Setup of run 1:
==> flow/design.v <==
`timescale 1ns/1ps
module dut #(
    parameter int DATAW = 16
)(
    input  wire                 clk,
    input  wire                 rst_n,
    input  wire                 in_valid,
    output wire                 in_ready,
    input  wire signed [DATAW-1:0] in_data,
    output reg                  out_valid,
    input  wire                 out_ready,
    output reg signed [2*DATAW-1:0] out_data
);
    assign in_ready = rst_n && (!out_valid || out_ready);
    always @(posedge clk or negedge rst_n) begin
        if (!rst_n) begin
            out_valid <= 1'b0;
            out_data  <= '0;
        end else begin
            if (in_valid && in_ready) begin
                out_data  <= in_data * in_data;  
                out_valid <= 1'b1;
            end else if (out_valid && out_ready) begin
                out_valid <= 1'b0;
            end
        end
    end
endmodule
Settings: LEC_CHECK=0, CAP_MARGIN=20, CELL_PAD_IN_SITES_GLOBAL_PLACEMENT=3, CORE_MARGIN=2, CORE_UTILIZATION=40, CTS_CLUSTER_DIAMETER=395, CTS_CLUSTER_SIZE=100, PLACE_DENSITY=0.57, SETUP_SLACK_MARGIN=-0.66, SLEW_MARGIN=20, TNS_END_PERCENT=5; clock period 7.5 ns.
run.sh (not shown) runs the stock make flow with config.mk's settings and CLKGATE_MAP_FILE=.
Run 1: flow completed, timing, DRC and antenna clean
[inputs] run 2 vs run 1
- TNS_END_PERCENT now 15, was 5
- CTS_CLUSTER_DIAMETER now 336, was 395
- PLACE_DENSITY_LB_ADDON now 0.3, previously not set
- CTS_CLUSTER_SIZE now 98, was 100
- CORE_UTILIZATION now 70, was 40
- CELL_PAD_IN_SITES_GLOBAL_PLACEMENT now 0, was 3
- PLACE_DENSITY no longer set, was 0.57
On via count of the first global-routing pass, the lower figure sits with run 1, not run 2.
Final worst setup slack was higher in the run labelled run 1.
From run 1 to run 2 the numbers moved as follows: global-route usage rose by 13 points, flop share of the area increased 0.29 points, maximum clock insertion buffer count level, non-clock buffer count went down.
A startpoint of the worst setup timing path of in_data[14] is what run 2 shows, while in_data[15] belongs to run 1.
Summary of run 2 over run 1: via count +359; fmax decreased by about 1.3% relative to the old numbers.
> inputs changed (run 2 -> run 3)
- SETUP_SLACK_MARGIN now -0.52, was -0.66
- CORE_UTILIZATION now 40, was 70
- SLEW_MARGIN now 0, was 20
- CTS_CLUSTER_DIAMETER now 379, was 336
- CELL_PAD_IN_SITES_GLOBAL_PLACEMENT no longer set, was 0
- CTS_CLUSTER_SIZE now 100, was 98
- TNS_END_PERCENT now 20, was 15
Findings:
- Of run 3 and run 2, run 3 shows the higher number of placement rows, with run 2 below it.
- Die size: run 3 vs run 2 up 11000 sq um
- Sort run 3 and run 2 by logic depth of the worst setup path including buffers desc -> top: run 3
For run 4, these inputs were changed with respect to run 3:
- SETUP_SLACK_MARGIN now -0.75, was -0.52
- HOLD_SLACK_MARGIN now 0.06, previously not set
- CORE_UTILIZATION now 71, was 40
- CORE_ASPECT_RATIO now 0.5, previously not set
[summary]
Total number of placement rows was higher in run 3 than in run 4. Going from run 3 to run 4, mean number of vias per cell +about 15%, sequential share of layout area ~0 delta.


violet:
// dut: RTL as listed in full above, without the edits since
export LEC_CHECK = 0
export CAP_MARGIN = 20
export CORE_MARGIN = 2
export CORE_UTILIZATION = 72
export PLACE_DENSITY = 0.76
export SETUP_SLACK_MARGIN = -0.44
export SLEW_MARGIN = 20
export TNS_END_PERCENT = 5
create_clock -name core_clock -period 5.83 [get_ports {clk}]
In the summary table, violet is marked failed, with error ODB-0269 raised in 5_1_grt.
Here is what was changed in the inputs of raven compared with violet.
- removing SETUP_SLACK_MARGIN (formerly -0.44)
- removing TNS_END_PERCENT (formerly 5)
- removing PLACE_DENSITY (formerly 0.76)
- setting PLACE_DENSITY_LB_ADDON to 0.27 for the first time
- changing the clock period (ns, I/O delays scaled along) from 5.83 to 7.0
Results
The flow completed for raven, but it is not clean: the layout still shows setup timing. Cell area reported after detailed placement in raven is about 2.4% below violet. Quantity of gates resized following cts: raven vs violet down 56. | synthesized cell count | violet vs raven | ≈ equal |. Summary of raven over violet: top-level I/O count essentially unchanged; port buffer count essentially unchanged. Diff violet..raven | initial core utilization | unchanged. Per the comparison of raven with violet, weighted congestion at the end of routability-driven global placement went up 0.033; number of placed instances with taps included lower. Compared with violet, in raven post-placement setup slack rose by 0.85 ns; area fraction in and, or, nand and nor cells after synthesis closely matched the old numbers.


// dut: RTL as listed in full above, without the edits since
Settings: LEC_CHECK=0, ABC_AREA=0, CAP_MARGIN=35, CELL_PAD_IN_SITES_DETAIL_PLACEMENT=1, CELL_PAD_IN_SITES_GLOBAL_PLACEMENT=1, CORE_ASPECT_RATIO=1.36, CORE_MARGIN=4, CORE_UTILIZATION=61, CTS_CLUSTER_DIAMETER=392, CTS_CLUSTER_SIZE=45, GPL_ROUTABILITY_DRIVEN=1, GPL_TIMING_DRIVEN=0, MAX_ROUTING_LAYER=met4, MIN_ROUTING_LAYER=met2, PLACE_DENSITY=0.92, SETUP_SLACK_MARGIN=0.76, SLEW_MARGIN=10, TNS_END_PERCENT=15; clock period 5.92 ns.
The first run ended with an error in clock tree synthesis.
Then changed:
- ABC_AREA: 0 -> unset
- CAP_MARGIN: 35 -> 20
- CELL_PAD_IN_SITES_DETAIL_PLACEMENT: 1 -> unset
- CELL_PAD_IN_SITES_GLOBAL_PLACEMENT: 1 -> unset
- CORE_ASPECT_RATIO: 1.36 -> unset
- CORE_MARGIN: 4 -> 2
- CORE_UTILIZATION: 61 -> 40
- CTS_CLUSTER_DIAMETER: 392 -> unset
- CTS_CLUSTER_SIZE: 45 -> unset
- GPL_ROUTABILITY_DRIVEN: 1 -> unset
- GPL_TIMING_DRIVEN: 0 -> unset
- MAX_ROUTING_LAYER: met4 -> unset
- MIN_ROUTING_LAYER: met2 -> unset
- PLACE_DENSITY: 0.92 -> 0.6
- SETUP_SLACK_MARGIN: 0.76 -> unset
- SLEW_MARGIN: 10 -> 20
- TNS_END_PERCENT: 15 -> unset
- clock period: 5.92 -> 7.5 ns (I/O delays scaled with it)
After rerunning: With this change the flow passed the timing, design-rule and antenna checks; die size is higher by 42%; synthesized cell count stays the same; synthesized area does not change.
Then changed:
- CORE_UTILIZATION: 40 -> 65
- SETUP_SLACK_MARGIN: unset -> 1.12
- TNS_END_PERCENT: unset -> 5
Result: Wire length rose by roughly a tenth. Critical path depth is unchanged. Fmax rose by roughly a tenth. Die area fell by well over a third. Synthesized cell count does not change. Cell area rose by a little under a tenth. Non-clock buffer count rose by 28. Core utilization rose by 37 points. Clock skew hardly moves. Synthesized area stays the same.
Then changed:
- CELL_PAD_IN_SITES_GLOBAL_PLACEMENT: unset -> 3
- CORE_MARGIN: 2 -> 7
- CORE_UTILIZATION: 65 -> 40
- CTS_CLUSTER_DIAMETER: unset -> 336
- CTS_CLUSTER_SIZE: unset -> 41
- PLACE_DENSITY: 0.6 -> 0.35
- SETUP_SLACK_MARGIN: 1.12 -> -0.66
- TNS_END_PERCENT: 5 -> 20
Result: Utilization decreases by 36 points. Global-route usage decreases by 14 points. Via count decreases by about 6%. Worst setup slack got worse by 0.81 ns. Cell area decreases by 5.5%. Cell count increases by about 9%. Die size increases by 80%. Synthesized area stays the same.
Then changed:
- CELL_PAD_IN_SITES_GLOBAL_PLACEMENT: 3 -> unset
- CORE_MARGIN: 7 -> 2
- CORE_UTILIZATION: 40 -> 56
- CTS_CLUSTER_DIAMETER: 336 -> unset
- CTS_CLUSTER_SIZE: 41 -> unset
- PLACE_DENSITY: 0.35 -> 0.6
- SETUP_SLACK_MARGIN: -0.66 -> unset
- SLEW_MARGIN: 20 -> 40
- TNS_END_PERCENT: 20 -> unset
=> Synthesized cell count is unchanged; register-to-register slack improves by 0.28 ns.
Then changed:
- CELL_PAD_IN_SITES_GLOBAL_PLACEMENT: unset -> 0
- CORE_UTILIZATION: 56 -> 40
- CTS_CLUSTER_DIAMETER: unset -> 336
- CTS_CLUSTER_SIZE: unset -> 98
- PLACE_DENSITY: 0.6 -> 0.57
- SETUP_SLACK_MARGIN: unset -> -0.66
- SLEW_MARGIN: 40 -> 20
- TNS_END_PERCENT: unset -> 15
After rerunning:
- clock-buffer cell count decreases by 1
- clock skew went down by 0.0031 ns
- design area increases slightly


RTL: the design.v shown in full above, as it stands there.
export LEC_CHECK = 0
export CAP_MARGIN = 20
export CORE_ASPECT_RATIO = 0.5
export CORE_MARGIN = 2
export CORE_UTILIZATION = 40
export CTS_CLUSTER_DIAMETER = 379
export CTS_CLUSTER_SIZE = 100
export HOLD_SLACK_MARGIN = 0.06
export PLACE_DENSITY_LB_ADDON = 0.3
export SETUP_SLACK_MARGIN = -0.75
export SLEW_MARGIN = 0
export TNS_END_PERCENT = 20
create_clock -name core_clock -period 7.5 [get_ports {clk}]
Rerun with:
- CORE_ASPECT_RATIO: 0.5 -> unset
- CORE_UTILIZATION: 40 -> 19
- CTS_CLUSTER_DIAMETER: 379 -> unset
- CTS_CLUSTER_SIZE: 100 -> unset
- GPL_ROUTABILITY_DRIVEN: unset -> 0
- GPL_TIMING_DRIVEN: unset -> 0
- HOLD_SLACK_MARGIN: 0.06 -> unset
- PLACE_DENSITY_LB_ADDON: 0.3 -> unset
- SETUP_SLACK_MARGIN: -0.75 -> unset
- SLEW_MARGIN: 0 -> 20
- TNS_END_PERCENT: 20 -> unset
Critical path depth decreases by 2.
Cell count increases by about 20%.
Sequential cell count does not change.
Maximum frequency stays flat.
Setup slack degrades by 0.010 ns.
Sequential share of layout area stays flat.
Core utilization decreases by 25 points.
Rerun with:
- CORE_UTILIZATION: 19 -> 40
- CTS_CLUSTER_SIZE: unset -> 100
- GPL_ROUTABILITY_DRIVEN: 0 -> unset
- GPL_TIMING_DRIVEN: 0 -> unset
- PLACE_DENSITY: unset -> 0.6
- SETUP_SLACK_MARGIN: unset -> -0.52
- SLEW_MARGIN: 20 -> 0
Effect:
- The changed run completed without violations
- count of clock-buffer cells in the layout stays the same
- cell area came out lower slightly
- worst setup slack got worse by 0.0052 ns
- worst hold slack hardly moves
- area after synthesis is unchanged
- flip-flop count does not change
- register-to-register slack is better by 0.16 ns
- wire length went down by roughly a tenth
Rerun with:
- CORE_UTILIZATION: 40 -> 19
- CTS_CLUSTER_DIAMETER: unset -> 87
- CTS_CLUSTER_SIZE: 100 -> unset
- GPL_ROUTABILITY_DRIVEN: unset -> 0
- GPL_TIMING_DRIVEN: unset -> 0
- PLACE_DENSITY: 0.6 -> unset
- PLACE_DENSITY_LB_ADDON: unset -> 0.11
- SETUP_SLACK_MARGIN: -0.52 -> unset
- SLEW_MARGIN: 0 -> 5
Effect: Count of clock-buffer cells in the layout is unchanged. Maximum frequency stays flat. Sequential share of layout area hardly moves. First-iteration DRC count went down by 17%. Final area grows by 1.1%. Final cell count rose by 21%. Global-route usage drops by 6.5 points.
Rerun with:
- CELL_PAD_IN_SITES_GLOBAL_PLACEMENT: unset -> 0
- CORE_UTILIZATION: 19 -> 68
- CTS_CLUSTER_DIAMETER: 87 -> 336
- CTS_CLUSTER_SIZE: unset -> 98
- GPL_ROUTABILITY_DRIVEN: 0 -> unset
- GPL_TIMING_DRIVEN: 0 -> unset
- PLACE_DENSITY: unset -> 0.42
- PLACE_DENSITY_LB_ADDON: 0.11 -> unset
- SETUP_SLACK_MARGIN: unset -> -0.66
- SLEW_MARGIN: 5 -> 20
- TNS_END_PERCENT: unset -> 15
Outcome: Cell area is lower by about 2.7%; die size goes down by about 70%; non-clock buffer count came out higher by 39; global-route usage rises by 19 points; routed wire length went down by about 26%.
